==> inputs of job 5735 <==
// dut
module dut #(
    parameter int DATAW = 16
)(
    input  wire                 clk,
    input  wire                 rst_n,
    input  wire                 in_valid,
    output wire                 in_ready,
    input  wire signed [DATAW-1:0] in_data,
    output reg                  out_valid,
    input  wire                 out_ready,
    output reg signed [2*DATAW-1:0] out_data
);
    assign in_ready = rst_n && (!out_valid || out_ready);
    always @(posedge clk or negedge rst_n) begin
        if (!rst_n) begin
            out_valid <= 1'b0;
            out_data  <= '0;
        end else begin
            if (in_valid && in_ready) begin
                out_data  <= in_data * in_data;  
                out_valid <= 1'b1;
            end else if (out_valid && out_ready) begin
                out_valid <= 1'b0;
            end
        end
    end
endmodule
make LEC_CHECK=0 CAP_MARGIN=20 CELL_PAD_IN_SITES_DETAIL_PLACEMENT=1 CELL_PAD_IN_SITES_GLOBAL_PLACEMENT=1 CORE_ASPECT_RATIO=1.15 CORE_MARGIN=6 CORE_UTILIZATION=19 CTS_CLUSTER_DIAMETER=87 CTS_CLUSTER_SIZE=64 GPL_ROUTABILITY_DRIVEN=1 GPL_TIMING_DRIVEN=1 MAX_ROUTING_LAYER=met4 MIN_ROUTING_LAYER=met1 SETUP_SLACK_MARGIN=2.44 SLEW_MARGIN=5 finish   # period 10.9 ns
run.sh (not shown) runs the stock make flow with config.mk's settings and CLKGATE_MAP_FILE=.
==> job 6801: changes against job 5735 <==
==> flow/config.mk (replaced) <==
export PLATFORM = sky130hd
export DESIGN_NAME = dut
export DESIGN_NICKNAME = dut
export VERILOG_FILES = /design/flow/design.v
export SDC_FILE = /design/flow/constraint.sdc
export NUM_CORES = 4
export LEC_CHECK = 0
export ABC_AREA = 1
export CAP_MARGIN = 20
export CORE_MARGIN = 2
export CORE_UTILIZATION = 57
export CTS_CLUSTER_DIAMETER = 178
export CTS_CLUSTER_SIZE = 88
export PLACE_DENSITY = 0.6
export SETUP_SLACK_MARGIN = -0.48
export SLEW_MARGIN = 40
==> flow/constraint.sdc (replaced) <==
create_clock -name core_clock -period 6.19 [get_ports {clk}]
set_input_delay 1.2380 -clock core_clock [delete_from_list [all_inputs] [get_ports {clk}]]
set_output_delay 1.2380 -clock core_clock [all_outputs]
set_load 0.01 [all_outputs]
==> results <==
Job 5735 finished clean. Job 6801 produced a layout that fails on setup timing.
In job 5735 the final area is lower than in job 6801, by about 13%.
Between job 5735 and job 6801, the lower critical path depth is in job 5735 (gap 2).
In job 6801 the count of clock-buffer cells in the layout is higher than in job 5735, by 1.
Flip-flop count is the same in job 5735 and job 6801.
Worst hold slack: job 6801 is worse than job 5735 (4.8 ps).
Between job 5735 and job 6801, the lower sequential share of layout area is in job 6801 (gap 0.90 points).
Between job 6801 and job 5735, the lower via count is in job 5735 (gap about 23%, measured against job 5735).
==> figures <==
                                                                    job 6801    job 5735
Stages on worst setup path                                                24          22
1st-iter DRT viols                                                       505         195
YS chip area                                                       11000 µm²   10300 µm²
Post-Route Hold Slack                                                 477 ps      482 ps
Worst slack after detailed placement                                -1170 ps     1790 ps
Via count of the first global-routing pass                              9661        8460
Post-synthesis area per instance                                    7.78 µm²    9.04 µm²
Run status                                          finished with violations  no timing/DRC/antenna violations
Layout check failures                                           setup timing           -
Floorplan-stage core utilization                                       58.6%       19.4%
GR Layer Usage met2                                                    51.4%       17.5%
Setup fix buffers added after clock tree synthesis                         0           1
Post-synthesis cell area                                           11000 µm²   10300 µm²
Fraction of area in clock buffers and inverters                        1.12%       1.26%
Buffers & Inverters on Critical Path                                       8           7
Full die area                                                      20500 µm²   59900 µm²
Multi-input gates                                                        903         740
Number of cells after detailed placement                                1871        1852


==> run a <==
Starting RTL as in the previous note.
clock: 5.92 ns
lec_check: 0
abc_area: 0
cap_margin: 35
cell_pad_in_sites_detail_placement: 1
cell_pad_in_sites_global_placement: 1
core_aspect_ratio: 1.36
core_margin: 4
core_utilization: 61
cts_cluster_diameter: 392
cts_cluster_size: 80
gpl_routability_driven: 1
gpl_timing_driven: 1
max_routing_layer: met4
min_routing_layer: met2
place_density: 0.92
setup_slack_margin: 0.76
slew_margin: 10
tns_end_percent: 5
==> inputs of run b, as changes to run a <==
- ABC_AREA: 0 -> unset
- CAP_MARGIN: 35 -> 20
- CELL_PAD_IN_SITES_DETAIL_PLACEMENT: 1 -> unset
- CELL_PAD_IN_SITES_GLOBAL_PLACEMENT: 1 -> unset
- CORE_ASPECT_RATIO: 1.36 -> unset
- CORE_MARGIN: 4 -> 2
- CORE_UTILIZATION: 61 -> 65
- CTS_CLUSTER_DIAMETER: 392 -> unset
- CTS_CLUSTER_SIZE: 80 -> unset
- GPL_ROUTABILITY_DRIVEN: 1 -> unset
- GPL_TIMING_DRIVEN: 1 -> unset
- MAX_ROUTING_LAYER: met4 -> unset
- MIN_ROUTING_LAYER: met2 -> unset
- PLACE_DENSITY: 0.92 -> 0.6
- SETUP_SLACK_MARGIN: 0.76 -> unset
- SLEW_MARGIN: 10 -> 20
- TNS_END_PERCENT: 5 -> unset
==> flow/constraint.sdc (replaced) <==
create_clock -name core_clock -period 6.23 [get_ports {clk}]
set_input_delay 1.2460 -clock core_clock [delete_from_list [all_inputs] [get_ports {clk}]]
set_output_delay 1.2460 -clock core_clock [all_outputs]
set_load 0.01 [all_outputs]
==> summary of the runs <==
- Run a stopped in detailed placement (3_5_place_dp) on DPL-0033. Run b finished but failed the layout checks on negative setup slack.
- In area after synthesis, run b and run a do not differ.
- In synthesized cell count, run b and run a do not differ.
- In run b the die size is lower than in run a, by 11%.
==> figures <==
| metric | run b | run a |
|---|---|---|
| Post-synthesis simple-gate area fraction | 0.1102 | 0.1102 |
| Cells after synthesis | 1,138 | 1,138 |
| Count of boundary I/O pins | 54 | 54 |
| Width of the die | 129.8 um | 119.4 um |
| Adder Share, Synth | 0.5617 | 0.5617 |
| Area share of the largest cell type after synthesis | 0.4534 | 0.4534 |
| Cell total in the yosys stat output | 1,138 | 1,138 |
| Ys flops | 32 | 32 |
| Run status | finished with violations | aborted with a tool error |
| Failing step | - | detailed placement (3_5_place_dp) |
| Reasons for failing layout checks | negative setup slack | - |
| Core Util at FP | 0.6717 | 0.6203 |
| Row count | 45 | 55 |
| Core area | 15,310 um^2 | 16,580 um^2 |
| Yosys Chip Area | 10,290 um^2 | 10,290 um^2 |
| Post-synthesis share of cell area spent on and-or and or-and gates | 0.07966 | 0.07966 |
| Area enclosed by the die boundary | 16,850 um^2 | 19,030 um^2 |
| Number of nets produced by synthesis | 1,480 | 1,480 |
| Fraction of synthesized area in multiplexers | 0.0009730 | 0.0009730 |
| Placer's final routability congestion estimate | 0.8877 | 0.9518 |
| Post-synth EDFFs | 0 | 0 |
| Die height | 129.8 um | 159.4 um |
